### flow/run.sh
#!/bin/bash
# the make line also repeats each setting of config.mk as NAME=value (left out here)
make -C /OpenROAD-flow-scripts/flow DESIGN_CONFIG=/design/flow/config.mk WORK_HOME=/design/flow/orfs CLKGATE_MAP_FILE= finish
### flow/config.mk
export PLATFORM = sky130hd
export DESIGN_NAME = cfg_test_top
export DESIGN_NICKNAME = cfg_test_top
export VERILOG_FILES = /design/flow/design.v
export SDC_FILE = /design/flow/constraint.sdc
export NUM_CORES = 4
export LEC_CHECK = 0
export ABC_AREA = 1
export CAP_MARGIN = 20
export CORE_MARGIN = 2
export CORE_UTILIZATION = 69
export CTS_CLUSTER_SIZE = 72
export SLEW_MARGIN = 20
### flow/constraint.sdc
create_clock -name core_clock -period 2.1 [get_ports {clk}]
set_input_delay 0.4200 -clock core_clock [delete_from_list [all_inputs] [get_ports {clk}]]
set_output_delay 0.4200 -clock core_clock [all_outputs]
set_load 0.01 [all_outputs]
### flow/design.v
module cfg_count_stat  #(
    parameter DATA_WIDTH = 1 
)(
    input                     clk,
    input                     rstn,
    input                     rd_count_mode,      
    input                     sample_mode,        
    input                     rd,
    input    [DATA_WIDTH-1:0] data_in,
    input                     data_in_vld,
    input                     wr,                 
    input    [31:0]           wr_data,
    output  reg [31:0]        data_out 
);
reg [31:0] data_tmp;
reg  data_in_r;
always @ (posedge clk)
begin
    if (!rstn)
        data_in_r <= 0;
    else
        data_in_r <= data_in;
end
always @ (posedge clk)
begin
    if (!rstn)
        data_out <= 0;
    else if(rd)begin
        if (sample_mode)
            if (data_in_vld)
                data_out <= data_tmp + data_in;
            else
                data_out <= data_tmp;
        else
            data_out <= data_tmp ;
    end
end
always @ (posedge clk)
begin
    if (!rstn)
        data_tmp <= 0;
    else if (wr)
        data_tmp <= wr_data;
    else if(data_in_vld)begin
        case ({rd,rd_count_mode,sample_mode})
        3'b000: data_tmp <= data_tmp + (data_in && !data_in_r);
        3'b001: data_tmp <= data_tmp + data_in;
        3'b010: data_tmp <= data_tmp + (data_in && !data_in_r);
        3'b011: data_tmp <= data_tmp + data_in;
        3'b100: data_tmp <= 0; 
        3'b101: data_tmp <= 0;
        3'b110: data_tmp <= data_tmp + (data_in && !data_in_r);
        3'b111: data_tmp <= data_tmp + data_in;
        endcase
    end
    else if (rd && !rd_count_mode) begin
        data_tmp <= 0;
    end
end
endmodule
module cfg#(
    parameter ADDR_WIDTH = 32,
    parameter DATA_WIDTH = 32
)(
    input                             clk          ,
    input                             rstn         ,
    input        [ADDR_WIDTH - 1 : 0] addr         ,
    input        [DATA_WIDTH - 1 : 0] wdata        ,
    output  reg  [DATA_WIDTH - 1 : 0] rdata        ,
    output  reg                       rdata_vld    ,
    input                             wr           ,
    input                             rd           ,
    output  reg  [DATA_WIDTH - 1 : 0] addr_0_2     ,
    output  reg  [DATA_WIDTH - 1 : 0] addr_0_3     ,
    output  reg  [DATA_WIDTH - 1 : 0] addr_0_4     ,
    output  reg  [DATA_WIDTH - 1 : 0] addr_1_0     ,
    output  reg  [DATA_WIDTH - 1 : 0] addr_1_1     ,
    output  reg  [DATA_WIDTH - 1 : 0] addr_1_2     ,
    output  reg  [DATA_WIDTH - 1 : 0] addr_1_3     ,
    output  reg  [DATA_WIDTH - 1 : 0] addr_1_4     ,
    input        [DATA_WIDTH - 1 : 0] addr_2_0     ,
    input        [DATA_WIDTH - 1 : 0] addr_2_1     ,
    input        [DATA_WIDTH - 1 : 0] addr_2_2     ,
    input        [DATA_WIDTH - 1 : 0] addr_2_3      
);
localparam  RD_COUNT_MODE_0   = 6'h0  ;   
localparam  SAMPLE_MODE_0   = 6'h1  ;   
localparam  ADDR_0_2   = 6'h2  ;   
localparam  ADDR_0_3   = 6'h3  ;   
localparam  ADDR_0_4   = 6'h4  ;   
localparam  ADDR_1_0   = 6'h10  ;   
localparam  ADDR_1_1   = 6'h11  ;   
localparam  ADDR_1_2   = 6'h12  ;   
localparam  ADDR_1_3   = 6'h13  ;   
localparam  ADDR_1_4   = 6'h14  ;   
localparam  ADDR_2_0   = 6'h20  ;   
localparam  ADDR_2_1   = 6'h21  ;   
localparam  ADDR_2_2   = 6'h22  ;   
localparam  ADDR_2_3   = 6'h23  ;   
reg rd_count_mode;
reg sample_mode;
reg rdata_vld_r ;
reg rd_r;
reg [31:0]  addr_r;
reg [DATA_WIDTH - 1 : 0] addr_2_3_cnt;      
always @ (posedge clk)
begin
    rd_r <= rd ;
    addr_r   <= addr ;
end
always @ (posedge clk)
begin
    rdata_vld_r <= rd ;
    rdata_vld   <= rdata_vld_r ;
end
always @ (posedge clk)
begin
    if (!rstn)begin
        rd_count_mode  <= 1'h0 ;
        sample_mode  <= 1'h0 ;
        addr_0_2  <= 32'h0 ;
        addr_0_3  <= 32'h0 ;
        addr_0_4  <= 32'h0 ;
        addr_1_0  <= 32'h0 ;
        addr_1_1  <= 32'h0 ;
        addr_1_2  <= 32'h0 ;
        addr_1_3  <= 32'h0 ;
        addr_1_4  <= 32'h0 ;
    end
    else if (wr) begin
        case (addr[5:0])
            RD_COUNT_MODE_0 :
                rd_count_mode <= wdata[0] ;
            SAMPLE_MODE_0 :
                sample_mode <= wdata[0] ;
            ADDR_0_2 :
                addr_0_2 <= wdata ;
            ADDR_0_3 :
                addr_0_3 <= wdata ;
            ADDR_0_4 :
                addr_0_4 <= wdata ;
            ADDR_1_0 :
                addr_1_0 <= wdata ;
            ADDR_1_1 :
                addr_1_1 <= wdata ;
            ADDR_1_2 :
                addr_1_2 <= wdata ;
            ADDR_1_3 :
                addr_1_3 <= wdata ;
            ADDR_1_4 :
                addr_1_4 <= wdata ;
        endcase
    end
end
always @ (posedge clk)
begin
    if (!rstn) begin
        rdata <= 32'b0;
    end
    else if (rd_r) begin
        case (addr_r[5:0])
            RD_COUNT_MODE_0:
                rdata <= {31'b0,rd_count_mode};
            SAMPLE_MODE_0:
                rdata <= {31'b0,sample_mode};
            ADDR_0_2:
                rdata <= addr_0_2;
            ADDR_0_3:
                rdata <= addr_0_3;
            ADDR_0_4:
                rdata <= addr_0_4;
            ADDR_1_0:
                rdata <= addr_1_0;
            ADDR_1_1:
                rdata <= addr_1_1;
            ADDR_1_2:
                rdata <= addr_1_2;
            ADDR_1_3:
                rdata <= addr_1_3;
            ADDR_1_4:
                rdata <= addr_1_4;
            ADDR_2_0:
                rdata <= addr_2_0;
            ADDR_2_1:
                rdata <= addr_2_1;
            ADDR_2_2:
                rdata <= addr_2_2;
            ADDR_2_3:
                rdata <= addr_2_3_cnt;
            default :
                rdata <= 32'hf0f0f0f0;
        endcase
    end
end
wire addr_2_3_rd;
assign addr_2_3_rd = (addr[5:0] == ADDR_2_3 ) ? rd : 1'b0;
cfg_count_stat  addr_2_3_stat(
    .clk(clk),
    .rstn(rstn),
    .rd_count_mode(rd_count_mode),
    .sample_mode(sample_mode),
    .rd(addr_2_3_rd),
    .data_in(addr_2_3[0]),
    .data_in_vld(1'b1),
    .wr(wr && (addr[5:0] == ADDR_2_3)),
    .wr_data(wdata),
    .data_out(addr_2_3_cnt) 
);
endmodule
module cfg_test#(
    parameter DATA_WIDTH = 32
)(
    input clk,
    input rstn,
    input        [DATA_WIDTH - 1 : 0] in_0_2     ,
    input        [DATA_WIDTH - 1 : 0] in_0_3     ,
    input        [DATA_WIDTH - 1 : 0] in_0_4     ,
    input        [DATA_WIDTH - 1 : 0] in_1_0     ,
    input        [DATA_WIDTH - 1 : 0] in_1_1     ,
    input        [DATA_WIDTH - 1 : 0] in_1_2     ,
    input        [DATA_WIDTH - 1 : 0] in_1_3     ,
    input        [DATA_WIDTH - 1 : 0] in_1_4     ,
    output       [DATA_WIDTH - 1 : 0] out_2_0     ,
    output       [DATA_WIDTH - 1 : 0] out_2_1     ,
    output       [DATA_WIDTH - 1 : 0] out_2_2     ,
    output       [DATA_WIDTH - 1 : 0] out_2_3      
);
reg [18:0] cnt;
reg [31:0] reg_0_2;
reg [31:0] reg_2_0;
assign out_2_1 = 1'b1;
assign out_2_2 = 1'b0;
assign out_2_0 = reg_2_0;
always @ (posedge clk)
begin
    if (!rstn)
        reg_0_2 <= 0;
    else
        reg_0_2 <= in_0_2;
end
always @ (posedge clk)
begin
    if (!rstn)
        reg_2_0 <= 0;
    else
        reg_2_0 <= reg_0_2 + 1;
end
always @ (posedge clk)
begin
    if (!rstn)
        cnt <= 0;
    else 
        cnt <= cnt +1;
end
assign out_2_3 = (cnt <100) ? 1'b0 :1'b1;
endmodule
module cfg_test_top(
    input clk ,
    input rstn ,
    input        [32 - 1 : 0] addr         ,
    input        [32 - 1 : 0] wdata        ,
    output       [32 - 1 : 0] rdata        ,
    output                    rdata_vld    ,
    input                     wr           ,
    input                     rd            
);
wire [31:0] in_0_2   ;
wire [31:0] in_0_3   ;
wire [31:0] in_0_4   ;
wire [31:0] in_1_0   ;
wire [31:0] in_1_1   ;
wire [31:0] in_1_2   ;
wire [31:0] in_1_3   ;
wire [31:0] in_1_4   ;
wire [31:0] out_2_0  ;
wire [31:0] out_2_1  ;
wire [31:0] out_2_2  ;
wire [31:0] out_2_3  ;
cfg_test cfg_test_u0(
    .clk        ( clk       ),
    .rstn       ( rstn      ),
    .in_0_2     ( in_0_2    ),
    .in_0_3     ( in_0_3    ),
    .in_0_4     ( in_0_4    ),
    .in_1_0     ( in_1_0    ),
    .in_1_1     ( in_1_1    ),
    .in_1_2     ( in_1_2    ),
    .in_1_3     ( in_1_3    ),
    .in_1_4     ( in_1_4    ),
    .out_2_0    ( out_2_0   ),
    .out_2_1    ( out_2_1   ),
    .out_2_2    ( out_2_2   ),
    .out_2_3    ( out_2_3   )  
);
cfg cfg_u0(
    .clk          (clk         ),
    .rstn         (rstn        ),
    .addr         (addr        ),
    .wdata        (wdata       ),
    .rdata        (rdata       ),
    .rdata_vld    (rdata_vld   ),
    .wr           (wr          ),
    .rd           (rd          ),
    .addr_0_2     (in_0_2     ),
    .addr_0_3     (in_0_3     ),
    .addr_0_4     (in_0_4     ),
    .addr_1_0     (in_1_0     ),
    .addr_1_1     (in_1_1     ),
    .addr_1_2     (in_1_2     ),
    .addr_1_3     (in_1_3     ),
    .addr_1_4     (in_1_4     ),
    .addr_2_0     (out_2_0    ),
    .addr_2_1     (out_2_1    ),
    .addr_2_2     (out_2_2    ),
    .addr_2_3     (out_2_3    ) 
);
endmodule
==> metrics.csv, run 1 <==
metric;value;unit
grt_pass1_vias;20800;
fin_area;24800;sq um
io_buffers;74;
numCtsBuffers;45;
worst-path-stages;17;
pwr-share-seq;45.3;%
core;29400;sq um
fin_hold_ws;0.350;ns
ys.flops;446;
utilization;84.2;%
wl_per_cell;20.1;microns
firstDrtPassIters;8;
fin_crit;2.30;ns
finalMaxSlewViolations;0;
layout_setup_ws;-0.198;ns
post-place-cells;3482;
startpoint_type;flop;
gr-total-overflow;0;
tns;-3.54;ns
grt_util_all_layers;45.0;%
synth.area.mux_share;0;%
cts_tree;done;
power-top-group;clock;
synthDominantCellAreaShare;43.6;%
synth_nets;3115;
simple_gate_share;27.6;%
seq-power;8.60;mW
ys_sh_adder;0.367;%
ys_async_sr_fraction;0;%
vias_per_cell;6.17;
fillCellCount;1805;
clk_latency;0.57;ns
postRouteWirelength;71700;microns
cp.arrival;2.74;ns
grt_max_degree;66;
die_w;176;microns
yosys.cell_types.count;41;
globalplace.congestion;0.974;
synthCells;3041;
total_power;19.0;mW
crit_buf_inv;5;
relSlewSlack;51.4;%
drc;0;
synth-edff-count;0;
ys_chip_area;20500;sq um
finalCritPeriodShare;109;%
yosys-top-cells-area;dfxtp_1 44%, nand2_1 11%, o21ai_0 8.8%;
num_rows;63;
r2r-start;cfg_test_u0.cnt[12]$_SDFF_PN0_;
critPathTopFamily;simple AND/OR/NAND/NOR gates;
clk-power;9.48;mW
reg2reg_to;cfg_u0.addr_2_3_stat.data_tmp[14]$_SDFF_PN0_;
internal_power;14.8;mW
path_max_fanout;7;
finalNetCount;3220;
io_pins;101;
p_switching;4.23;mW
holdPathStages;3;
syn_area_per_cell;6.73;sq um
setup_viol;42;
tightest_slew;0.727;ns
switching_share;22.3;%
top_logic_kind;simple AND/OR/NAND/NOR gates;
clock_skew;0.0352;ns
synth.yosys.seq_area_share;43.6;%
antenna_found_initial;3;
vias;22100;
clkSinkCount;446;
crit_slowest_cell;dfxtp_2;
preCtsSetupSlack;-0.415;ns
cts-root-buf;clkbuf_16;
fp_util;69.6;%
cp_slowest_stage_delay;0.34;ns
area_delta_synth_final;21.0;%
cap_violations;0;
crit_chain;nor4_4 > o2111ai_2 > buf_6 > nand2_2 > inv_2 > ha_4 > ha_4 > nand2_4 > buf_6 > inv_4 > nand3_4 > nor2_4 > xor2_1 > nand2_1 > nand3_1 > nand2_1 > inv_1;
clockBufferDepth;3;
ant_nets;0;
regToRegSetupSlack;-0.20;ns
rr_worst_depth;17;
die_h;176;microns
cp-endpoint;cfg_u0.addr_2_3_stat.data_tmp[14]$_SDFF_PN0_;
p_comb;0.922;mW
hold_class;input pin to flop;
so.violations;setup timing;
cts-htree-levels;2;
xor_area_share;0.728;%
ys_sh_aoi;17.6;%
pwr_density_cell;767;nW/um^2
peakVddDrop;0.000702;V
most_common_cell;nand2_1;
instances_no_fill;3573;
finalHoldViolCount;0;
syn_area;20500;sq um
crit_required;2.54;ns
end_kind;flop;
antenna_cells;0;
yosysTopAreaCell;dfxtp_1;
path_clk_slew;0.06;ns
leakage;10.2;nW
warnings;57;
comb_power_share;4.9;%
clkPwrFrac;49.9;%
hp-start;rstn;
dp.final_hpwl;46700;microns
fmax;435;MHz
synth-main-ff-cell;dfxtp_1;
min_to;cfg_test_u0.reg_2_0[1]$_SDFF_PN0_;
common_cells;593 x nand2_1, 481 x nor2_1, 446 x dfxtp_1;
dpl-instance-area;22300;sq um
drt_iter0_drc;3324;
die-area;31100;sq um
outcome;complete, but fails checks;
rsz0062_at_grt;true;
crit_type;flop to flop;
grt_pass1_wl;110000;microns
synth_warnings;3;
ys_cells;3041;
critPathLaunch;cfg_test_u0.cnt[12]$_SDFF_PN0_;
## per-layer routing
layer | GRT usage, % | up-vias | part of all wire (%)
li1 | - | 9969 | -
met1 | 55.4 | 10000 | 36
met2 | 71.3 | 1636 | 44
met3 | 10.3 | 426 | 13
met4 | 28.8 | 4 | 7.8
met5 | 0 | - | 0.038
## timing repair
action / 4_1_cts / 5_1_grt
endpoints found under the setup margin: 57 / 58
pin swaps: 39 / 25
resized: 99 / 63
buffers inserted: 5 / 5
hold buffers: 0 / 0
cloned: 0 / 0
## cell type report
class                   count  area (sq um)  share of cell area, %
inverters                 351          1330                   5.35
multi-input cells        2079         10000                   40.5
clock buffers              57          1270                   5.14
clock inverters            27           494                   2.00
flip-flops and latches    446          8940                   36.1
well taps                 390           488                   1.97
repair buffers            223          2220                   8.98
==> run 2: changes to the inputs <==
ABC_AREA = not set   (was 1)
CAP_MARGIN = 0   (was 20)
CORE_UTILIZATION = 72   (was 69)
CTS_CLUSTER_SIZE = not set   (was 72)
HOLD_SLACK_MARGIN = -0.1   (was not set)
clock period = 2.28 ns   (was 2.1 ns; I/O delays follow)
==> metrics.csv, run 2 <==
metric;value;unit
clock_skew;0.0140;ns
clk_latency;0.56;ns
crit_chain;nor4_4 > o2111ai_4 > nor2b_4 > ha_4 > ha_4 > mux2i_4 > nand2b_4 > nor3_2 > xnor2_1 > o21ai_1;
cap_violations;0;
hold_class;flop to flop;
synthCells;2352;
so.violations;setup timing;
crit_type;flop to flop;
numCtsBuffers;45;
wl_per_cell;24.6;microns
firstDrtPassIters;7;
path_max_fanout;7;
cts_tree;done;
synth.yosys.seq_area_share;47.0;%
finalHoldViolCount;0;
cts-htree-levels;2;
grt_max_degree;118;
xor_area_share;3.60;%
fmax;400;MHz
io_pins;101;
drc;0;
die-area;27700;sq um
pwr_density_cell;696;nW/um^2
crit_buf_inv;0;
die_h;166;microns
worst-path-stages;10;
synth.area.mux_share;0.507;%
die_w;166;microns
seq-power;7.91;mW
synth_warnings;3;
preCtsSetupSlack;-0.252;ns
outcome;complete, but fails checks;
synthDominantCellAreaShare;47.0;%
globalplace.congestion;0.972;
ys_sh_aoi;19.4;%
vias_per_cell;7.02;
internal_power;12.2;mW
fillCellCount;1297;
gr-total-overflow;0;
yosys-top-cells-area;dfxtp_1 47%, nand2_1 12%, a21oi_1 7.5%;
crit_slowest_cell;nor4_4;
min_to;cfg_u0.addr_1_0[0]$_SDFFE_PN0P_;
cts-root-buf;clkbuf_16;
vias;19600;
clkPwrFrac;45.7;%
end_kind;flop;
wl_met3;9170;microns
r2r-start;cfg_test_u0.cnt[11]$_SDFF_PN0_;
top_layer_used;met4;
yosysTopAreaCell;dfxtp_1;
yosys.cell_types.count;65;
startpoint_type;flop;
fin_crit;2.50;ns
simple_gate_share;24.3;%
synth_nets;2426;
total_power;15.9;mW
power-top-group;sequential cells;
synth-edff-count;0;
clk-power;7.25;mW
wl_met2;30300;microns
cp_slowest_stage_delay;0.38;ns
p_comb;0.697;mW
core;26000;sq um
ant_nets;0;
setup_viol;30;
finalNetCount;2498;
rsz0062_at_grt;true;
ys_chip_area;19000;sq um
cts_hold_buf;0;
antenna_cells;0;
wl_met1;23000;microns
switching_share;23.1;%
ys_async_sr_fraction;0;%
tns;-3.42;ns
path_clk_slew;0.06;ns
finalMaxSlewViolations;0;
io_buffers;74;
regToRegSetupSlack;-0.22;ns
crit_required;2.71;ns
clockBufferDepth;3;
ys_cells;2352;
finalCritPeriodShare;110;%
warnings;61;
dp.final_hpwl;40000;microns
utilization;87.6;%
leakage;7.75;nW
num_rows;59;
rr_worst_depth;10;
antenna_found_initial;0;
pwr-share-seq;49.9;%
holdPathStages;2;
drt_iter0_drc;3290;
syn_area_per_cell;8.08;sq um
critPathTopFamily;simple AND/OR/NAND/NOR gates;
peakVddDrop;0.000865;V
clkSinkCount;446;
area_delta_synth_final;19.8;%
grt_util_all_layers;46.9;%
hp-start;cfg_u0.addr_1_0[0]$_SDFFE_PN0P_;
most_common_cell;nand2_1;
postRouteWirelength;68700;microns
top_logic_kind;simple AND/OR/NAND/NOR gates;
grt_pass1_wl;103000;microns
path_common_cell;ha_4;
layout_setup_ws;-0.221;ns
syn_area;19000;sq um
cp.arrival;2.93;ns
fp_util;73.1;%
ys_sh_adder;0.395;%
grt_pass1_vias;19200;
tightest_slew;0.892;ns
cp-endpoint;cfg_u0.addr_2_3_stat.data_tmp[10]$_SDFF_PN0_;
comb_power_share;4.4;%
p_switching;3.65;mW
relSlewSlack;40.5;%
synth-main-ff-cell;dfxtp_1;
critPathLaunch;cfg_test_u0.cnt[11]$_SDFF_PN0_;
ys.flops;446;
common_cells;587 x nand2_1, 446 x dfxtp_1, 284 x a21oi_1;
reg2reg_to;cfg_u0.addr_2_3_stat.data_tmp[10]$_SDFF_PN0_;
-- run 2: cell type report --
class	instances	area (sq um)	share of cell area, %
Multi-Input combinational cell	1681	9600	42.2
Clock inverter	10	110	0.484
Tap cell	335	419	1.84
Sequential cell	446	8940	39.3
Clock buffer	70	1320	5.80
Timing Repair Buffer	243	2340	10.3
Inverter	7	33.8	0.148
-- run 2: per-stage QoR --
stage	std cells	instance area (sq um)	hold slack (ns)
2_1_floorplan	2352	19000	0.329
3_3_place_gp	2702	20800	0.438
6_report	2792	22800	0.452
4_1_cts	2788	22500	0.451
5_1_grt	2792	22800	0.468
3_5_place_dp	2702	20800	0.443
-- run 2: timing repair --
action,in CTS,in global routing
hold endpoints to repair,0,0
endpoints found under the setup margin,56,65
pin swaps,12,47
resized,41,71
buffers inserted,6,5
-- run 2: routing by layer --
layer	global-route usage, %	up-vias
li1	-	8359
met1	56.4	9081
met2	74.2	1664
met3	10.4	483
met4	34.6	0
met5	0	-
==> run 3: changes to the inputs <==
ABC_AREA = 1   (was not set)
CAP_MARGIN = 10   (was 0)
CELL_PAD_IN_SITES_DETAIL_PLACEMENT = 2   (was not set)
CELL_PAD_IN_SITES_GLOBAL_PLACEMENT = 1   (was not set)
CORE_ASPECT_RATIO = 1.65   (was not set)
CORE_MARGIN = 4   (was 2)
CORE_UTILIZATION = 60   (was 72)
CTS_CLUSTER_SIZE = 27   (was not set)
GPL_ROUTABILITY_DRIVEN = 0   (was not set)
GPL_TIMING_DRIVEN = 1   (was not set)
HOLD_SLACK_MARGIN = not set   (was -0.1)
MAX_ROUTING_LAYER = met5   (was not set)
SETUP_SLACK_MARGIN = 0.72   (was not set)
SLEW_MARGIN = 5   (was 20)
clock period = 3.45 ns   (was 2.28 ns; I/O delays follow)
==> metrics.csv, run 3 <==
metric;value;unit
outcome;did not finish;
stop_stage;detailed placement (3_5_place_dp);
tool.error;[ERROR DPL-0033] detailed placement checks failed during check placement.;
synth_nets;3115;
num_rows;86;
io_buffers;74;
synth.yosys.seq_area_share;43.6;%
simple_gate_share;27.6;%
ys.flops;446;
synthCells;3041;
ys_sh_adder;0.367;%
xor_area_share;0.728;%
die_h;245;microns
ys_chip_area;20500;sq um
die_w;152;microns
common_cells;593 x nand2_1, 481 x nor2_1, 446 x dfxtp_1;
syn_area_per_cell;6.73;sq um
core;33600;sq um
synthDominantCellAreaShare;43.6;%
yosys.cell_types.count;41;
ys_async_sr_fraction;0;%
synth-main-ff-cell;dfxtp_1;
ys_sh_aoi;17.6;%
yosys-top-cells-area;dfxtp_1 44%, nand2_1 11%, o21ai_0 8.8%;
most_common_cell;nand2_1;
synth_warnings;3;
synth-edff-count;0;
io_pins;101;
syn_area;20500;sq um
top_logic_kind;simple AND/OR/NAND/NOR gates;
fp_util;61.0;%
ys_cells;3041;
synth.area.mux_share;0;%
die-area;37200;sq um
yosysTopAreaCell;dfxtp_1;
[run 3: metrics by stage]
step | instances | power (mW) | setup slack (ns) | instance area [sq um] | hold slack [ns]
2_1_floorplan | 3041 | 5.61 | 1.19 | 20500 | 0.329
3_3_place_gp | 3430 | 5.83 | 0.602 | 21400 | 0.413
==> run 4: changes to the inputs <==
ABC_AREA = not set   (was 1)
CAP_MARGIN = 20   (was 10)
CELL_PAD_IN_SITES_DETAIL_PLACEMENT = not set   (was 2)
CELL_PAD_IN_SITES_GLOBAL_PLACEMENT = not set   (was 1)
CORE_ASPECT_RATIO = not set   (was 1.65)
CORE_MARGIN = 2   (was 4)
CORE_UTILIZATION = 72   (was 60)
CTS_CLUSTER_SIZE = 15   (was 27)
GPL_ROUTABILITY_DRIVEN = not set   (was 0)
GPL_TIMING_DRIVEN = not set   (was 1)
MAX_ROUTING_LAYER = not set   (was met5)
PLACE_DENSITY_LB_ADDON = 0.26   (was not set)
SETUP_SLACK_MARGIN = not set   (was 0.72)
SLEW_MARGIN = 20   (was 5)
clock period = 2.28 ns   (was 3.45 ns; I/O delays follow)
==> metrics.csv, run 4 <==
metric;value;unit
holdPathStages;1;
die-area;27700;sq um
ys_chip_area;19000;sq um
critPathTopFamily;simple AND/OR/NAND/NOR gates;
vias;20200;
startpoint_type;flop;
switching_share;23.1;%
cap_violations;0;
gr-total-overflow;0;
synth_warnings;3;
rr_worst_depth;9;
numCtsBuffers;44;
syn_area_per_cell;8.08;sq um
area_delta_synth_final;19.7;%
preCtsSetupSlack;-0.239;ns
ant_nets;0;
grt_pass1_vias;19800;
cp-endpoint;cfg_u0.addr_2_3_stat.data_tmp[15]$_SDFF_PN0_;
peakVddDrop;0.000967;V
core;26000;sq um
finalCritPeriodShare;106;%
post-place-cells;2709;
worst-path-stages;9;
synth-main-ff-cell;dfxtp_1;
instances_no_fill;2792;
min_to;cfg_u0.rdata_vld_r$_DFF_P_;
clock_skew;0.0270;ns
path_clk_slew;0.07;ns
clk_latency;0.57;ns
so.violations;setup timing;
cp_slowest_stage_delay;0.50;ns
synth.area.mux_share;0.507;%
ys_cells;2352;
yosys.cell_types.count;65;
fin_hold_ws;0.440;ns
postRouteWirelength;72600;microns
clkPwrFrac;47.0;%
finalMaxSlewViolations;0;
pwr-share-seq;48.6;%
regToRegSetupSlack;-0.14;ns
end_kind;flop;
fmax;414;MHz
ys.flops;446;
clk-power;7.64;mW
crit_chain;nand2_4 > o2111ai_4 > ha_2 > buf_4 > nand2_1 > or4_4 > o21a_4 > or4_1 > nand3_1;
ys_async_sr_fraction;0;%
xor_area_share;3.60;%
dp.final_hpwl;40800;microns
synth_nets;2426;
most_common_cell;nand2_1;
synth.yosys.seq_area_share;47.0;%
hold_class;input pin to flop;
finalHoldViolCount;0;
tns;-2.25;ns
p_switching;3.75;mW
crit_slowest_cell;or4_4;
comb_power_share;4.5;%
simple_gate_share;24.3;%
grt_max_degree;129;
wl_per_cell;26.0;microns
r2r-start;cfg_test_u0.cnt[5]$_SDFF_PN0_;
relSlewSlack;24.8;%
syn_area;19000;sq um
synth-edff-count;0;
grt_util_all_layers;49.7;%
die_h;166;microns
clkSinkCount;446;
die_w;166;microns
tightest_slew;1.13;ns
synthCells;2352;
fp_util;73.1;%
seq-power;7.90;mW
globalplace.congestion;0.955;
crit_required;2.77;ns
yosys-top-cells-area;dfxtp_1 47%, nand2_1 12%, a21oi_1 7.5%;
yosysTopAreaCell;dfxtp_1;
io_pins;101;
top_logic_kind;simple AND/OR/NAND/NOR gates;
firstDrtPassIters;9;
reg2reg_to;cfg_u0.addr_2_3_stat.data_tmp[15]$_SDFF_PN0_;
cts_hold_buf;0;
pwr_density_cell;715;nW/um^2
layout_setup_ws;-0.136;ns
ys_sh_adder;0.395;%
drc;0;
drt_iter0_drc;3773;
path_max_fanout;6;
synthDominantCellAreaShare;47.0;%
antenna_found_initial;1;
num_rows;59;
ys_sh_aoi;19.4;%
cp.arrival;2.91;ns
outcome;complete, but fails checks;
common_cells;587 x nand2_1, 446 x dfxtp_1, 284 x a21oi_1;
hp-start;rd;
fin_crit;2.42;ns
io_buffers;74;
critPathLaunch;cfg_test_u0.cnt[5]$_SDFF_PN0_;
vias_per_cell;7.25;
setup_viol;40;
leakage;7.86;nW
p_comb;0.729;mW
clockBufferDepth;3;
cts_tree;done;
cts-root-buf;clkbuf_16;
internal_power;12.5;mW
total_power;16.3;mW
finalNetCount;2498;
fillCellCount;1255;
grt_pass1_wl;109000;microns
warnings;58;
power-top-group;sequential cells;
crit_buf_inv;1;
cts-htree-levels;2;
rsz0062_at_grt;true;
crit_type;flop to flop;
[run 4: stage by stage]
stage / utilization (%) / cell area, sq um
floorplan: - / 19000
global placement: 80.5 / 20900
detailed placement: 80.5 / 20900
CTS: 86.9 / 22600
global route: 87.5 / 22700
finish: 87.5 / 22700
[run 4: layer usage]
layer,routed length (microns),global-route usage (%),vias to the layer above
met5,0,0.174,-
met4,6870,36.5,0
met3,10500,12.6,604
met2,31300,77.0,1939
met1,23900,60.2,9341
li1,-,-,8365
[run 4: what timing repair did]
| action | 4_1_cts | 5_1_grt |
|---|---|---|
| pin swaps | 8 | 18 |
| endpoints found under the setup margin | 73 | 82 |
| buffers inserted | 3 | 2 |
| gates resized | 33 | 42 |
[run 4: area by class of cell]
| class | instances | area [sq um] | area share [%] |
|---|---|---|---|
| multi-input combinational | 1681 | 9490 | 41.7 |
| inverter | 7 | 33.8 | 0.149 |
| timing repair buffer | 244 | 2370 | 10.4 |
| clock inverter | 12 | 215 | 0.946 |
| antenna | 2 | 5.00 | 0.0220 |
| clock buffer | 65 | 1270 | 5.58 |
| sequential | 446 | 8940 | 39.3 |
| tap | 335 | 419 | 1.84 |
==> run 5: changes to the inputs <==
CORE_UTILIZATION = 28   (was 72)
CTS_CLUSTER_SIZE = not set   (was 15)
PLACE_DENSITY_LB_ADDON = not set   (was 0.26)
clock period = 7.25 ns   (was 2.28 ns; I/O delays follow)
==> metrics.csv, run 5 <==
metric;value;unit
die-area;69900;sq um
critPathTopFamily;simple AND/OR/NAND/NOR gates;
gr-total-overflow;0;
total_power;5.16;mW
grt_pass1_vias;15800;
yosys.cell_types.count;65;
seq-power;2.49;mW
ys_cells;2352;
num_rows;95;
clockBufferDepth;3;
clk-power;2.47;mW
critPathLaunch;addr[0];
postCtsSetupBuffers;0;
holdPathStages;2;
syn_area;19000;sq um
crit_chain;clkdlybuf4s50_1 > nor4bb_2 > nand3_1 > nor2_1 > nand2_1 > nand3_1;
core;67200;sq um
yosysTopAreaCell;dfxtp_1;
ys.flops;446;
setup_viol;0;
xor_area_share;3.60;%
path_common_cell;nand3_1;
cts-root-buf;clkbuf_16;
ant_nets;0;
rr_worst_depth;7;
instances_no_fill;3209;
cap_violations;0;
vias_per_cell;5.39;
crit_buf_inv;1;
outcome;timing/DRC/antenna clean;
io_pins;101;
dpl-instance-area;20300;sq um
relSlewSlack;18.3;%
r2r-start;cfg_u0.addr_r[0]$_DFF_P_;
postRouteWirelength;69800;microns
p_switching;1.21;mW
regToRegSetupSlack;4.02;ns
combGateArea;9190;sq um
finalCritPeriodShare;60.8;%
yosys-top-cells-area;dfxtp_1 47%, nand2_1 12%, a21oi_1 7.5%;
peakVddDrop;0.000155;V
pwr_density_cell;236;nW/um^2
wl_per_cell;21.7;microns
clkPwrFrac;47.8;%
ys_sh_adder;0.395;%
common_cells;587 x nand2_1, 446 x dfxtp_1, 284 x a21oi_1;
switching_share;23.4;%
grt_pass1_wl;104000;microns
simple_gate_share;24.3;%
path_clk_slew;0.07;ns
pwr-share-seq;48.2;%
p_comb;0.206;mW
postCtsResizedCells;0;
numCtsBuffers;48;
drc;0;
hp-start;cfg_u0.addr_1_3[16]$_SDFFE_PN0P_;
antenna_found_initial;4;
grt_max_degree;101;
finalHoldViolCount;0;
ys_chip_area;19000;sq um
worst-path-stages;6;
tightest_slew;1.23;ns
tns;0;ns
reg2reg_to;cfg_u0.rdata[10]$_SDFFE_PN0P_;
crit_type;input pin to flop;
clk_latency;0.60;ns
cts_hold_buf;0;
comb_power_share;4.0;%
cts-htree-levels;2;
area_delta_synth_final;15.2;%
path_max_fanout;16;
cp.arrival;4.94;ns
fillCellCount;6912;
synth.area.mux_share;0.507;%
syn_area_per_cell;8.08;sq um
fin_crit;4.40;ns
synthCells;2352;
ys_sh_aoi;19.4;%
synth-edff-count;0;
utilization;32.6;%
clkSinkCount;446;
startpoint_type;input pin;
rsz0062_at_grt;false;
grt_util_all_layers;19.5;%
fp_util;28.3;%
seq_area;8930;sq um
vias;17300;
min_to;cfg_u0.addr_1_3[16]$_SDFFE_PN0P_;
top_logic_kind;simple AND/OR/NAND/NOR gates;
die_w;264;microns
end_kind;flop;
clock_skew;0.0208;ns
synth.yosys.seq_area_share;47.0;%
cts_tree;done;
synthDominantCellAreaShare;47.0;%
crit_slowest_cell;nor2_1;
internal_power;3.95;mW
io_buffers;74;
power-top-group;sequential cells;
dp.final_hpwl;42300;microns
crit_required;7.79;ns
synth_warnings;3;
finalNetCount;2372;
leakage;7.00;nW
die_h;264;microns
synth_nets;2426;
synth-main-ff-cell;dfxtp_1;
firstDrtPassIters;8;
ys_async_sr_fraction;0;%
globalplace.congestion;0.895;
cp-endpoint;cfg_u0.addr_2_3_stat.data_tmp[23]$_SDFF_PN0_;
most_common_cell;nand2_1;
warnings;54;
drt_iter0_drc;1854;
cp_slowest_stage_delay;0.96;ns
finalMaxSlewViolations;0;
hold_class;flop to flop;
fmax;227;MHz
fin_area;21900;sq um
post-place-cells;3120;
[run 5: routing by layer]
layer | track usage [%] | vias to the layer above | part of all wire, %
met1 | 26.1 | 8350 | 43
met5 | 0 | - | 0.019
met4 | 6.91 | 2 | 2.9
met2 | 31.6 | 707 | 46
li1 | - | 8118 | -
met3 | 3.31 | 120 | 8.0
[run 5: layout make-up]
class	instances	area share [%]
inverter	7	0.154
multi-input combinational	1681	42.0
sequential	446	40.8
antenna	2	0.0229
clock buffer	72	6.64
tap	873	4.99
timing repair buffer	114	4.77
clock inverter	14	0.589
[run 5: metrics by stage]
stage	setup slack [ns]	hold slack [ns]
CTS	2.93	0.449
global route	2.51	0.467
floorplan	4.44	0.329
finish	2.85	0.449
global placement	2.41	0.438
detailed placement	2.33	0.442
==> run 6: changes to the inputs <==
ABC_AREA = 1   (was not set)
CORE_UTILIZATION = 70   (was 28)
HOLD_SLACK_MARGIN = 0.29   (was not set)
SETUP_SLACK_MARGIN = 0.54   (was not set)
clock period = 2.28 ns   (was 7.25 ns; I/O delays follow)
==> metrics.csv, run 6 <==
metric;value;unit
syn_area_per_cell;6.73;sq um
fp_util;71.1;%
die_w;175;microns
synth-edff-count;0;
die-area;30600;sq um
common_cells;593 x nand2_1, 481 x nor2_1, 446 x dfxtp_1;
synthDominantCellAreaShare;43.6;%
tool.error;[ERROR GRT-0232] Routing congestion too high. Check the congestion heatmap in the GUI.;
clockBufferDepth;3;
syn_area;20500;sq um
synth.area.mux_share;0;%
yosysTopAreaCell;dfxtp_1;
synth.yosys.seq_area_share;43.6;%
die_h;175;microns
cts-root-buf;clkbuf_16;
most_common_cell;nand2_1;
synth_nets;3115;
clkSinkCount;446;
ys_async_sr_fraction;0;%
ys_sh_adder;0.367;%
num_rows;62;
yosys-top-cells-area;dfxtp_1 44%, nand2_1 11%, o21ai_0 8.8%;
dp.final_hpwl;45500;microns
io_pins;101;
globalplace.congestion;0.940;
numCtsBuffers;45;
stop_stage;global routing (5_1_grt);
ys.flops;446;
ys_cells;3041;
synth-main-ff-cell;dfxtp_1;
yosys.cell_types.count;41;
ys_sh_aoi;17.6;%
gr-total-overflow;99;
xor_area_share;0.728;%
simple_gate_share;27.6;%
ys_chip_area;20500;sq um
synthCells;3041;
core;28800;sq um
grt_util_all_layers;79.8;%
io_buffers;74;
cts-htree-levels;2;
preCtsSetupSlack;-0.194;ns
outcome;did not finish;
top_logic_kind;simple AND/OR/NAND/NOR gates;
post-place-cells;3437;
synth_warnings;3;
-- run 6: repair_timing --
action | 4_1_cts
hold buffers | 1
hold endpoints to repair | 7
setup endpoints to repair | 159
pin swaps | 75
cloned | 9
setup buffers | 32
resized | 236
-- run 6: stage by stage --
| step | cell area [sq um] | utilization, % |
|---|---|---|
| 2_1_floorplan | 20700 | - |
| 3_5_place_dp | 22200 | 77.0 |
| 3_3_place_gp | 22200 | 77.0 |
| 4_1_cts | 24800 | 86.3 |
-- run 6: routing by layer --
metal / GRT overflow / global-route usage [%]
met1: 1 / 80.8
met3: 7 / 65.2
met4: 42 / 79.2
met5: 0 / 23.4
met2: 49 / 95.7
==> run 7: changes to the inputs <==
ABC_AREA = 0   (was 1)
CTS_CLUSTER_SIZE = 22   (was not set)
HOLD_SLACK_MARGIN = -0.08   (was 0.29)
SETUP_SLACK_MARGIN = not set   (was 0.54)
clock period = 2.06 ns   (was 2.28 ns; I/O delays follow)
==> metrics.csv, run 7 <==
metric;value;unit
outcome;complete, but fails checks;
so.violations;setup timing;
busiest_layer;met2;
seq_area;8960;sq um
end_kind;flop;
cts-htree-levels;2;
ys_chip_area;19000;sq um
die_h;169;microns
area_delta_synth_final;28.5;%
finalHoldViolCount;0;
antenna_found_initial;3;
preCtsSetupSlack;-0.378;ns
layout_setup_ws;-0.505;ns
yosysTopAreaCell;dfxtp_1;
simple_gate_share;24.3;%
total_power;18.3;mW
synth.area.mux_share;0.507;%
warnings;57;
p_comb;0.918;mW
clkPwrFrac;47.3;%
synth_nets;2426;
crit_required;2.52;ns
peakVddDrop;0.000792;V
gr-total-overflow;0;
clock_skew;0.0372;ns
xor_area_share;3.60;%
path_clk_slew;0.07;ns
power-top-group;sequential cells;
use_met3;10.5;%
die_w;169;microns
cts-root-buf;clkbuf_16;
synth-edff-count;0;
clkSinkCount;446;
critPathLaunch;cfg_test_u0.cnt[16]$_SDFF_PN0_;
reg2reg_to;cfg_u0.addr_2_3_stat.data_tmp[16]$_SDFF_PN0_;
cp.arrival;3.02;ns
postRouteWirelength;82000;microns
leakage;8.63;nW
regToRegSetupSlack;-0.50;ns
setup_viol;94;
drt_iter0_drc;4536;
p_switching;4.43;mW
instances_no_fill;2879;
clockBufferDepth;3;
rsz0062_at_grt;true;
syn_area;19000;sq um
crit_slowest_cell;nor4_4;
most_common_cell;nand2_1;
ys_cells;2352;
top_logic_kind;simple AND/OR/NAND/NOR gates;
drc;0;
seq-power;8.75;mW
finalMaxSlewViolations;0;
comb_power_share;5.0;%
worst-path-stages;11;
cap_violations;0;
path_common_cell;ha_4;
cp_slowest_stage_delay;0.38;ns
hold_class;input pin to flop;
tightest_slew;0.859;ns
path_max_fanout;7;
grt_util_met1;57.6;%
relSlewSlack;42.6;%
rr_worst_depth;11;
ys_sh_adder;0.395;%
min_to;cfg_test_u0.cnt[6]$_SDFF_PN0_;
ant_nets;0;
wl_per_cell;28.5;microns
synth_warnings;3;
dp.final_hpwl;41200;microns
cts_tree;done;
ys_async_sr_fraction;0;%
yosys-top-cells-area;dfxtp_1 47%, nand2_1 12%, a21oi_1 7.5%;
pwr-share-seq;47.7;%
io_pins;101;
grt_pass1_vias;19300;
utilization;91.1;%
fillCellCount;1059;
syn_area_per_cell;8.08;sq um
internal_power;13.9;mW
grt_max_degree;89;
post-place-cells;2763;
globalplace.congestion;0.967;
fp_util;70.9;%
clk_latency;0.59;ns
synth.yosys.seq_area_share;47.0;%
grt_util_all_layers;47.3;%
cp-endpoint;cfg_u0.addr_2_3_stat.data_tmp[16]$_SDFF_PN0_;
hp-start;rstn;
finalNetCount;2575;
synth-main-ff-cell;dfxtp_1;
vias;21200;
combGateArea;10200;sq um
finalCritPeriodShare;125;%
fin_crit;2.56;ns
crit_type;flop to flop;
startpoint_type;flop;
num_rows;60;
crit_chain;nor4_4 > o2111ai_4 > nor2b_4 > ha_4 > ha_4 > mux2i_4 > nand2b_4 > buf_6 > nor2_4 > xnor2_1 > o21ai_1;
r2r-start;cfg_test_u0.cnt[16]$_SDFF_PN0_;
use_met2;74.4;%
ys_sh_aoi;19.4;%
holdPathStages;3;
io_buffers;74;
core;26800;sq um
grt_pass1_wl;105000;microns
numCtsBuffers;44;
switching_share;24.2;%
vias_per_cell;7.38;
ys.flops;446;
synthCells;2352;
critPathTopFamily;simple AND/OR/NAND/NOR gates;
firstDrtPassIters;15;
synthDominantCellAreaShare;47.0;%
common_cells;587 x nand2_1, 446 x dfxtp_1, 284 x a21oi_1;
die-area;28500;sq um
clk-power;8.67;mW
fmax;390;MHz
crit_buf_inv;1;
pwr_density_cell;751;nW/um^2
yosys.cell_types.count;65;
-- run 7: repair_timing --
item / CTS / global route
pin swaps: 39 / 94
hold buffers: 0 / 0
setup buffers: 8 / 22
endpoints found under the setup margin: 93 / 99
cloned: 0 / 5
resized: 87 / 170
-- run 7: routing by layer --
| metal | share of wire [%] | up-vias |
|---|---|---|
| li1 | - | 8522 |
| met1 | 31 | 9583 |
| met2 | 42 | 2286 |
| met3 | 16 | 843 |
| met4 | 11 | 2 |
| met5 | 0.022 | - |
-- run 7: area by class of cell --
class | count | area share (%)
well taps | 341 | 1.75
multi-input cells | 1682 | 42.0
repair buffers | 320 | 13.1
inverters | 7 | 0.138
flip-flops and latches | 446 | 36.7
diodes | 2 | 0.0205
clock buffers | 62 | 5.28
clock inverters | 19 | 0.959
-- run 7: per-stage QoR --
step                      setup TNS, ns  instance area (sq um)  hold WS, ns
final                            -16.79                  24400        0.337
after global routing             -21.45                  24400        0.328
after CTS                         -4.70                  23400        0.318
after detailed placement         -59.93                  21400        0.442
after global placement           -40.01                  21400        0.437
after floorplan                  -0.352                  19100        0.329
==> run 8: changes to the inputs <==
ABC_AREA = not set   (was 0)
CORE_UTILIZATION = 72   (was 70)
CTS_CLUSTER_SIZE = not set   (was 22)
HOLD_SLACK_MARGIN = 0.3   (was -0.08)
PLACE_DENSITY = 0.79   (was not set)
clock period = 2.28 ns   (was 2.06 ns; I/O delays follow)
==> metrics.csv, run 8 <==
metric;value;unit
outcome;complete, but fails checks;
so.violations;setup timing;
fillCellCount;1297;
ant_nets;0;
comb_power_share;4.4;%
postRouteWirelength;68700;microns
use_met2;74.2;%
finalCritPeriodShare;110;%
finalMaxSlewViolations;0;
rr_worst_depth;10;
most_common_cell;nand2_1;
cts_tree;done;
critPathLaunch;cfg_test_u0.cnt[11]$_SDFF_PN0_;
synth.yosys.seq_area_share;47.0;%
p_switching;3.65;mW
drt_iter0_drc;3290;
ys_sh_aoi;19.4;%
leakage;7.75;nW
path_max_fanout;7;
grt_util_all_layers;46.9;%
relSlewSlack;40.5;%
finalHoldViolCount;0;
hp-start;cfg_u0.addr_1_0[0]$_SDFFE_PN0P_;
die-area;27700;sq um
reg2reg_to;cfg_u0.addr_2_3_stat.data_tmp[10]$_SDFF_PN0_;
holdPathStages;2;
fp_util;73.1;%
antenna_cells;0;
crit_chain;nor4_4 > o2111ai_4 > nor2b_4 > ha_4 > ha_4 > mux2i_4 > nand2b_4 > nor3_2 > xnor2_1 > o21ai_1;
pwr-share-seq;49.9;%
drc;0;
vias_per_cell;7.02;
critPathTopFamily;simple AND/OR/NAND/NOR gates;
tightest_slew;0.892;ns
rsz0062_at_grt;true;
busiest_layer;met2;
grt_util_met1;56.4;%
tns;-3.42;ns
use_met3;10.4;%
io_pins;101;
cts-root-buf;clkbuf_16;
warnings;61;
cp.arrival;2.93;ns
r2r-start;cfg_test_u0.cnt[11]$_SDFF_PN0_;
num_rows;59;
ys_async_sr_fraction;0;%
pwr_density_cell;696;nW/um^2
yosys-top-cells-area;dfxtp_1 47%, nand2_1 12%, a21oi_1 7.5%;
path_clk_slew;0.06;ns
preCtsSetupSlack;-0.252;ns
p_comb;0.697;mW
antenna_found_initial;0;
clkSinkCount;446;
setup_viol;30;
switching_share;23.1;%
synth.area.mux_share;0.507;%
yosysTopAreaCell;dfxtp_1;
gr-total-overflow;0;
fmax;400;MHz
synthCells;2352;
clkPwrFrac;45.7;%
syn_area;19000;sq um
startpoint_type;flop;
min_to;cfg_u0.addr_1_0[0]$_SDFFE_PN0P_;
cts-htree-levels;2;
wl_per_cell;24.6;microns
hold_class;flop to flop;
synth-main-ff-cell;dfxtp_1;
fin_crit;2.50;ns
yosys.cell_types.count;65;
simple_gate_share;24.3;%
cp_slowest_stage_delay;0.38;ns
clockBufferDepth;3;
die_w;166;microns
internal_power;12.2;mW
clock_skew;0.0140;ns
regToRegSetupSlack;-0.22;ns
syn_area_per_cell;8.08;sq um
ys_sh_adder;0.395;%
top_logic_kind;simple AND/OR/NAND/NOR gates;
area_delta_synth_final;19.8;%
crit_slowest_cell;nor4_4;
die_h;166;microns
clk-power;7.25;mW
vias;19600;
firstDrtPassIters;7;
grt_pass1_vias;19200;
synth_nets;2426;
finalNetCount;2498;
io_buffers;74;
power-top-group;sequential cells;
synthDominantCellAreaShare;47.0;%
xor_area_share;3.60;%
crit_type;flop to flop;
globalplace.congestion;0.972;
synth_warnings;3;
cp-endpoint;cfg_u0.addr_2_3_stat.data_tmp[10]$_SDFF_PN0_;
ys.flops;446;
worst-path-stages;10;
core;26000;sq um
crit_buf_inv;0;
grt_max_degree;118;
cap_violations;0;
seq-power;7.91;mW
peakVddDrop;0.000865;V
layout_setup_ws;-0.221;ns
clk_latency;0.56;ns
grt_pass1_wl;103000;microns
crit_required;2.71;ns
end_kind;flop;
path_common_cell;ha_4;
numCtsBuffers;45;
synth-edff-count;0;
common_cells;587 x nand2_1, 446 x dfxtp_1, 284 x a21oi_1;
ys_chip_area;19000;sq um
dp.final_hpwl;40000;microns
ys_cells;2352;
-- run 8: final cells by class --
class                   count  area [sq um]  share of cell area [%]
flip-flops and latches    446          8940                    39.3
repair buffers            243          2340                    10.3
clock inverters            10           110                   0.484
well taps                 335           419                    1.84
clock buffers              70          1320                    5.80
multi-input cells        1681          9600                    42.2
inverters                   7          33.8                   0.148
-- run 8: timing repair --
item,in CTS,in global routing
endpoints found under the setup margin,56,65
pin swaps,12,47
hold buffers,0,0
setup buffers,6,5
gates cloned,0,0
resized,41,71
hold endpoints to repair,0,0
-- run 8: layer usage --
| metal | vias up | part of all wire, % | wire length, microns |
|---|---|---|---|
| li1 | 8359 | - | - |
| met1 | 9081 | 33 | 23000 |
| met2 | 1664 | 44 | 30300 |
| met3 | 483 | 13 | 9170 |
| met4 | 0 | 9.0 | 6190 |
| met5 | - | 0 | 0 |
-- run 8: through the flow --
| stage | cells | hold WS [ns] | util [%] | instance area [sq um] | total power [mW] |
|---|---|---|---|---|---|
| 6_report | 2792 | 0.452 | 87.6 | 22800 | 15.9 |
| 2_1_floorplan | 2352 | 0.329 | - | 19000 | 8.38 |
| 3_3_place_gp | 2702 | 0.438 | 80.1 | 20800 | 8.71 |
| 5_1_grt | 2792 | 0.468 | 87.6 | 22800 | 16.1 |
| 3_5_place_dp | 2702 | 0.443 | 80.2 | 20800 | 8.72 |
| 4_1_cts | 2788 | 0.451 | 86.5 | 22500 | 15.8 |
==> run 9: changes to the inputs <==
CELL_PAD_IN_SITES_DETAIL_PLACEMENT = 1   (was not set)
CORE_ASPECT_RATIO = 1.73   (was not set)
CORE_UTILIZATION = 40   (was 72)
CTS_CLUSTER_DIAMETER = 331   (was not set)
GPL_ROUTABILITY_DRIVEN = 0   (was not set)
HOLD_SLACK_MARGIN = 0.09   (was 0.3)
MAX_ROUTING_LAYER = met4   (was not set)
PLACE_DENSITY = not set   (was 0.79)
SETUP_SLACK_MARGIN = 1.09   (was not set)
clock period = 5.0 ns   (was 2.28 ns; I/O delays follow)
==> metrics.csv, run 9 <==
metric;value;unit
clk-power;3.36;mW
crit_slowest_cell;nor4bb_2;
crit_buf_inv;2;
simple_gate_share;24.3;%
postCtsSetupBuffers;0;
seq_area;8930;sq um
cp.arrival;4.02;ns
synthDominantCellAreaShare;47.0;%
cts_tree;done;
grt_pass1_wl;111000;microns
crit_type;input pin to flop;
synth_warnings;3;
tightest_slew;1.18;ns
cp_slowest_stage_delay;0.92;ns
internal_power;5.56;mW
cts_hold_buf;0;
warnings;54;
crit_required;5.40;ns
fmax;276;MHz
cap_violations;0;
fin_crit;3.62;ns
most_common_cell;nand2_1;
relSlewSlack;21.5;%
dp.final_hpwl;48300;microns
common_cells;587 x nand2_1, 446 x dfxtp_1, 284 x a21oi_1;
holdPathStages;2;
postCtsResizedCells;0;
clkPwrFrac;46.2;%
critPathTopFamily;simple AND/OR/NAND/NOR gates;
vias;17900;
startpoint_type;input pin;
syn_area;19000;sq um
peakVddDrop;0.000203;V
setup_viol;0;
yosys-top-cells-area;dfxtp_1 47%, nand2_1 12%, a21oi_1 7.5%;
leakage;6.98;nW
top_logic_kind;simple AND/OR/NAND/NOR gates;
antenna_cells;0;
outcome;timing/DRC/antenna clean;
hold_class;flop to flop;
path_common_cell;nand2_1;
finalMaxSlewViolations;0;
antenna_found_initial;0;
min_to;cfg_u0.addr_1_0[2]$_SDFFE_PN0P_;
p_comb;0.299;mW
switching_share;23.5;%
die_w;170;microns
rr_worst_depth;9;
finalNetCount;2371;
clock_skew;0.0209;ns
combGateArea;9190;sq um
p_switching;1.71;mW
seq-power;3.61;mW
drc;0;
finalHoldViolCount;0;
xor_area_share;3.60;%
numCtsBuffers;42;
path_max_fanout;19;
rsz0062_at_grt;false;
finalCritPeriodShare;72.5;%
instances_no_fill;2914;
ys_chip_area;19000;sq um
power-top-group;sequential cells;
grt_max_degree;189;
synth.area.mux_share;0.507;%
core;47200;sq um
grt_pass1_vias;19100;
cts-root-buf;clkbuf_16;
path_clk_slew;0.06;ns
r2r-start;cfg_test_u0.cnt[5]$_SDFF_PN0_;
clkSinkCount;446;
firstDrtPassIters;6;
clk_latency;0.57;ns
critPathLaunch;addr[0];
gr-total-overflow;0;
postRouteWirelength;73400;microns
regToRegSetupSlack;1.61;ns
reg2reg_to;cfg_u0.addr_2_3_stat.data_out[26]$_SDFFE_PN0P_;
io_buffers;74;
grt_util_all_layers;30.3;%
crit_chain;clkdlybuf4s50_1 > nor4bb_2 > nand2_1 > buf_4 > nand2_1 > a21oi_1;
num_rows;105;
synth.yosys.seq_area_share;47.0;%
ant_nets;0;
ys_async_sr_fraction;0;%
vias_per_cell;6.13;
hp-start;cfg_u0.addr_1_0[2]$_SDFFE_PN0P_;
cts-htree-levels;2;
worst-path-stages;6;
tns;0;ns
yosys.cell_types.count;65;
ys_sh_adder;0.395;%
post-place-cells;2841;
synthCells;2352;
drt_iter0_drc;1293;
comb_power_share;4.1;%
end_kind;flop;
wl_per_cell;25.2;microns
yosysTopAreaCell;dfxtp_1;
synth-edff-count;0;
fp_util;40.3;%
ys.flops;446;
ys_sh_aoi;19.4;%
synth-main-ff-cell;dfxtp_1;
area_delta_synth_final;12.9;%
syn_area_per_cell;8.08;sq um
synth_nets;2426;
ys_cells;2352;
die_h;291;microns
io_pins;101;
die-area;49300;sq um
pwr_density_cell;339;nW/um^2
pwr-share-seq;49.6;%
cp-endpoint;cfg_u0.addr_1_3[10]$_SDFFE_PN0P_;
fillCellCount;5583;
clockBufferDepth;3;
[run 9: area by class of cell]
type,instances,share of cell area [%]
tap,588,3.43
inverter,7,0.158
clock buffer,58,5.79
multi-input combinational,1681,42.9
sequential,446,41.6
clock inverter,15,0.759
timing repair buffer,119,5.36
[run 9: per-layer routing]
layer  vias to the layer above  global-route usage (%)  wire length, microns
met4                         0                    21.4                  5770
li1                       8082                       -                     -
met2                       603                    54.7                 38700
met5                         -                       -                     0
met1                      8885                    29.5                 25400
met3                       304                    4.06                  3630
[run 9: stage by stage]
| stage | instance area [sq um] | power (mW) | util (%) | hold WS [ns] | worst slack (ns) |
|---|---|---|---|---|---|
| after detailed placement | 20000 | 3.98 | 42.5 | 0.447 | 0.952 |
| after CTS | 21400 | 7.29 | 45.5 | 0.456 | 1.38 |
| final | 21400 | 7.27 | 45.5 | 0.453 | 1.38 |
| after global routing | 21400 | 7.44 | 45.5 | 0.478 | 1.27 |
| after floorplan | 19000 | 3.82 | - | 0.329 | 2.64 |
| after global placement | 20000 | 3.98 | 42.5 | 0.437 | 1.12 |
==> run 10: changes to the inputs <==
ABC_AREA = 1   (was not set)
CELL_PAD_IN_SITES_DETAIL_PLACEMENT = not set   (was 1)
CORE_ASPECT_RATIO = not set   (was 1.73)
CORE_UTILIZATION = 72   (was 40)
CTS_CLUSTER_DIAMETER = not set   (was 331)
CTS_CLUSTER_SIZE = 73   (was not set)
GPL_ROUTABILITY_DRIVEN = not set   (was 0)
HOLD_SLACK_MARGIN = 0.3   (was 0.09)
MAX_ROUTING_LAYER = not set   (was met4)
SETUP_SLACK_MARGIN = not set   (was 1.09)
clock period = 2.06 ns   (was 5.0 ns; I/O delays follow)
==> metrics.csv, run 10 <==
metric;value;unit
outcome;complete, but fails checks;
so.violations;setup timing;
comb_power_share;5.2;%
numCtsBuffers;46;
clock_skew;0.0244;ns
rsz0062_at_grt;true;
ys_chip_area;20500;sq um
hp-start;addr[2];
clockBufferDepth;3;
synth-edff-count;0;
instances_no_fill;3567;
yosys-top-cells-area;dfxtp_1 44%, nand2_1 11%, o21ai_0 8.8%;
fmax;409;MHz
grt_pass1_vias;22100;
core;27900;sq um
dp.final_hpwl;46500;microns
worst-path-stages;15;
num_rows;61;
vias_per_cell;6.39;
cts-root-buf;clkbuf_16;
drt_iter0_drc;3845;
relSlewSlack;52.8;%
rr_worst_depth;15;
synthCells;3041;
finalMaxSlewViolations;0;
regToRegSetupSlack;-0.38;ns
crit_type;flop to flop;
synthDominantCellAreaShare;43.6;%
yosys.cell_types.count;41;
crit_chain;nor4_4 > o2111ai_4 > nand2_1 > inv_2 > ha_4 > ha_4 > nand2_4 > nor2_4 > nand2_2 > nor2_1 > or2_4 > nand3_2 > nand3_2 > nand2_2 > inv_1;
p_switching;4.40;mW
fin_crit;2.44;ns
leakage;10.2;nW
vias;22800;
postRouteWirelength;76200;microns
internal_power;14.3;mW
io_pins;101;
cp.arrival;2.91;ns
syn_area;20500;sq um
r2r-start;cfg_test_u0.cnt[17]$_SDFF_PN0_;
antenna_found_initial;3;
preCtsSetupSlack;-0.430;ns
cts_tree;done;
ant_nets;0;
finalHoldViolCount;0;
ys_sh_adder;0.367;%
crit_required;2.53;ns
power-top-group;clock;
synth.yosys.seq_area_share;43.6;%
globalplace.congestion;0.959;
cap_violations;0;
wl_per_cell;21.4;microns
die-area;29800;sq um
die_w;173;microns
tightest_slew;0.706;ns
peakVddDrop;0.000760;V
seq-power;8.78;mW
clk_latency;0.58;ns
die_h;173;microns
clk-power;8.95;mW
most_common_cell;nand2_1;
startpoint_type;flop;
antenna_cells;0;
fp_util;73.5;%
gr-total-overflow;0;
path_max_fanout;3;
drc;0;
tns;-10.55;ns
cts-htree-levels;2;
crit_slowest_cell;dfxtp_1;
ys_async_sr_fraction;0;%
min_to;cfg_u0.addr_r[2]$_DFF_P_;
common_cells;593 x nand2_1, 481 x nor2_1, 446 x dfxtp_1;
grt_util_all_layers;48.7;%
finalCritPeriodShare;119;%
synth_warnings;3;
simple_gate_share;27.6;%
total_power;18.7;mW
ys_cells;3041;
pwr-share-seq;46.9;%
grt_max_degree;112;
pwr_density_cell;757;nW/um^2
end_kind;flop;
holdPathStages;1;
p_comb;0.967;mW
ys_sh_aoi;17.6;%
critPathTopFamily;simple AND/OR/NAND/NOR gates;
synth.area.mux_share;0;%
cp_slowest_stage_delay;0.36;ns
post-place-cells;3467;
layout_setup_ws;-0.383;ns
hold_class;input pin to flop;
cp-endpoint;cfg_u0.addr_2_3_stat.data_tmp[16]$_SDFF_PN0_;
crit_buf_inv;2;
setup_viol;56;
top_logic_kind;simple AND/OR/NAND/NOR gates;
xor_area_share;0.728;%
grt_pass1_wl;116000;microns
clkSinkCount;446;
switching_share;23.6;%
finalNetCount;3227;
synth-main-ff-cell;dfxtp_1;
io_buffers;74;
critPathLaunch;cfg_test_u0.cnt[17]$_SDFF_PN0_;
syn_area_per_cell;6.73;sq um
firstDrtPassIters;12;
yosysTopAreaCell;dfxtp_1;
path_clk_slew;0.06;ns
clkPwrFrac;47.9;%
reg2reg_to;cfg_u0.addr_2_3_stat.data_tmp[16]$_SDFF_PN0_;
synth_nets;3115;
warnings;63;
ys.flops;446;
area_delta_synth_final;20.6;%
==> run 10: final cells by class <==
type | instances | area [sq um]
Inverter | 351 | 1330
Timing Repair Buffer | 229 | 2280
Multi-Input combinational cell | 2079 | 10000
Sequential cell | 446 | 8940
Clock inverter | 30 | 357
Clock buffer | 54 | 1250
Fill cell | 1383 | 3170
Tap cell | 378 | 473
==> run 10: repair_timing <==
item / CTS / global route
resized: 46 / 113
endpoints found under the hold margin: 4 / 0
setup endpoints to repair: 58 / 68
pin swaps: 18 / 44
setup buffers: 2 / 13
hold buffers: 1 / 0
==> run 10: stage by stage <==
stage                     instance area, sq um  hold slack (ns)  util [%]
after global routing                     24700            0.382      88.6
after detailed placement                 22400            0.418      80.4
final                                    24700            0.361      88.6
after CTS                                24200            0.361      86.9
after floorplan                          20500            0.329         -
after global placement                   22400            0.416      80.4
==> run 10: layer usage <==
layer | vias to the layer above | part of all wire (%) | track usage, %
met3 | 639 | 14 | 14.1
met2 | 1978 | 43 | 75.7
met4 | 4 | 9.9 | 38.3
li1 | 9983 | - | -
met5 | - | 0.024 | 0
met1 | 10200 | 34 | 56.7
==> run 11: changes to the inputs <==
ABC_AREA = not set   (was 1)
CORE_UTILIZATION = 27   (was 72)
CTS_CLUSTER_SIZE = not set   (was 73)
HOLD_SLACK_MARGIN = not set   (was 0.3)
clock period = 3.58 ns   (was 2.06 ns; I/O delays follow)
==> metrics.csv, run 11 <==
metric;value;unit
outcome;timing/DRC/antenna clean;
antenna_found_initial;3;
cts-htree-levels;2;
ys_sh_adder;0.395;%
wl_per_cell;21.3;microns
clk_latency;0.59;ns
p_comb;0.430;mW
critPathTopFamily;simple AND/OR/NAND/NOR gates;
layout_setup_ws;0.614;ns
regToRegSetupSlack;0.61;ns
synthDominantCellAreaShare;47.0;%
p_switching;2.38;mW
firstDrtPassIters;6;
pwr-share-seq;48.6;%
r2r-start;cfg_test_u0.cnt[5]$_SDFF_PN0_;
worst-path-stages;9;
cp.arrival;3.48;ns
globalplace.congestion;0.947;
critPathLaunch;cfg_test_u0.cnt[5]$_SDFF_PN0_;
reg2reg_to;cfg_u0.addr_2_3_stat.data_tmp[24]$_SDFF_PN0_;
drc;0;
internal_power;7.97;mW
end_kind;flop;
most_common_cell;nand2_1;
clkPwrFrac;47.2;%
postRouteWirelength;70400;microns
comb_power_share;4.2;%
post-place-cells;3226;
postCtsSetupBuffers;0;
clockBufferDepth;3;
simple_gate_share;24.3;%
rsz0062_at_grt;false;
cp-endpoint;cfg_u0.addr_2_3_stat.data_tmp[24]$_SDFF_PN0_;
rr_worst_depth;9;
dp.final_hpwl;44800;microns
fillCellCount;7367;
cts-root-buf;clkbuf_16;
die_w;269;microns
yosysTopAreaCell;dfxtp_1;
finalCritPeriodShare;82.8;%
clk-power;4.89;mW
holdPathStages;2;
yosys.cell_types.count;65;
crit_required;4.09;ns
gr-total-overflow;0;
ant_nets;0;
ys_cells;2352;
cap_violations;0;
tns;0;ns
crit_chain;nand2_1 > o2111ai_1 > ha_1 > ha_1 > mux2i_1 > nor2_1 > nand3_1 > or4b_1 > a31oi_1;
finalMaxSlewViolations;0;
path_max_fanout;6;
crit_type;flop to flop;
syn_area;19000;sq um
grt_max_degree;108;
io_buffers;74;
core;69800;sq um
synth_warnings;3;
vias_per_cell;5.24;
grt_pass1_vias;16200;
peakVddDrop;0.000331;V
cp_slowest_stage_delay;0.48;ns
grt_pass1_wl;105000;microns
synth-edff-count;0;
wl_met1;30100;microns
setup_viol;0;
finalNetCount;2410;
clock_skew;0.0159;ns
yosys-top-cells-area;dfxtp_1 47%, nand2_1 12%, a21oi_1 7.5%;
num_rows;97;
top_logic_kind;simple AND/OR/NAND/NOR gates;
finalHoldViolCount;0;
path_clk_slew;0.06;ns
die-area;72500;sq um
fmax;337;MHz
power-top-group;sequential cells;
hold_class;flop to flop;
seq-power;5.04;mW
startpoint_type;flop;
hp-start;cfg_u0.addr_1_2[8]$_SDFFE_PN0P_;
ys_async_sr_fraction;0;%
numCtsBuffers;48;
clkSinkCount;446;
ys.flops;446;
common_cells;587 x nand2_1, 446 x dfxtp_1, 284 x a21oi_1;
crit_buf_inv;0;
die_h;269;microns
top_layer_used;met5;
relSlewSlack;35.5;%
path_common_cell;ha_1;
xor_area_share;3.60;%
crit_slowest_cell;or4b_1;
synth-main-ff-cell;dfxtp_1;
tightest_slew;0.964;ns
instances_no_fill;3310;
preCtsSetupSlack;0.519;ns
warnings;55;
synth.yosys.seq_area_share;47.0;%
leakage;7.21;nW
fin_crit;2.97;ns
cts_tree;done;
fp_util;27.2;%
grt_util_all_layers;19.0;%
ys_chip_area;19000;sq um
pwr_density_cell;465;nW/um^2
syn_area_per_cell;8.08;sq um
vias;17300;
postCtsResizedCells;0;
synth.area.mux_share;0.507;%
io_pins;101;
utilization;31.9;%
wl_met2;32000;microns
cts_hold_buf;0;
synthCells;2352;
drt_iter0_drc;1864;
area_delta_synth_final;17.3;%
ys_sh_aoi;19.4;%
switching_share;23.0;%
synth_nets;2426;
wl_met3;5670;microns
min_to;cfg_u0.addr_1_2[8]$_SDFFE_PN0P_;
-- run 11: final cells by class --
cell class | instances | area [sq um] | area share, %
diodes | 1 | 2.50 | 0.0112
clock buffers | 75 | 1450 | 6.52
clock inverters | 8 | 71.3 | 0.320
inverters | 7 | 33.8 | 0.152
multi-input cells | 1681 | 9180 | 41.2
flip-flops and latches | 446 | 8930 | 40.1
well taps | 940 | 1180 | 5.28
repair buffers | 152 | 1430 | 6.43
-- run 11: through the flow --
stage / total power, mW / instance area (sq um) / hold WS [ns]
after floorplan: 5.34 / 19000 / 0.329
after global placement: 5.57 / 20800 / 0.438
after detailed placement: 5.57 / 20800 / 0.442
after CTS: 10.4 / 22300 / 0.450
after global routing: 10.7 / 22300 / 0.465
final: 10.4 / 22300 / 0.449
-- run 11: per-layer routing --
| metal | up-vias | track usage (%) |
|---|---|---|
| met5 | - | 0 |
| met4 | 2 | 7.32 |
| met3 | 155 | 3.54 |
| met2 | 691 | 30.1 |
| met1 | 8318 | 25.4 |
| li1 | 8178 | - |
No activity file was given, so power comes from the tool's default toggle rates.
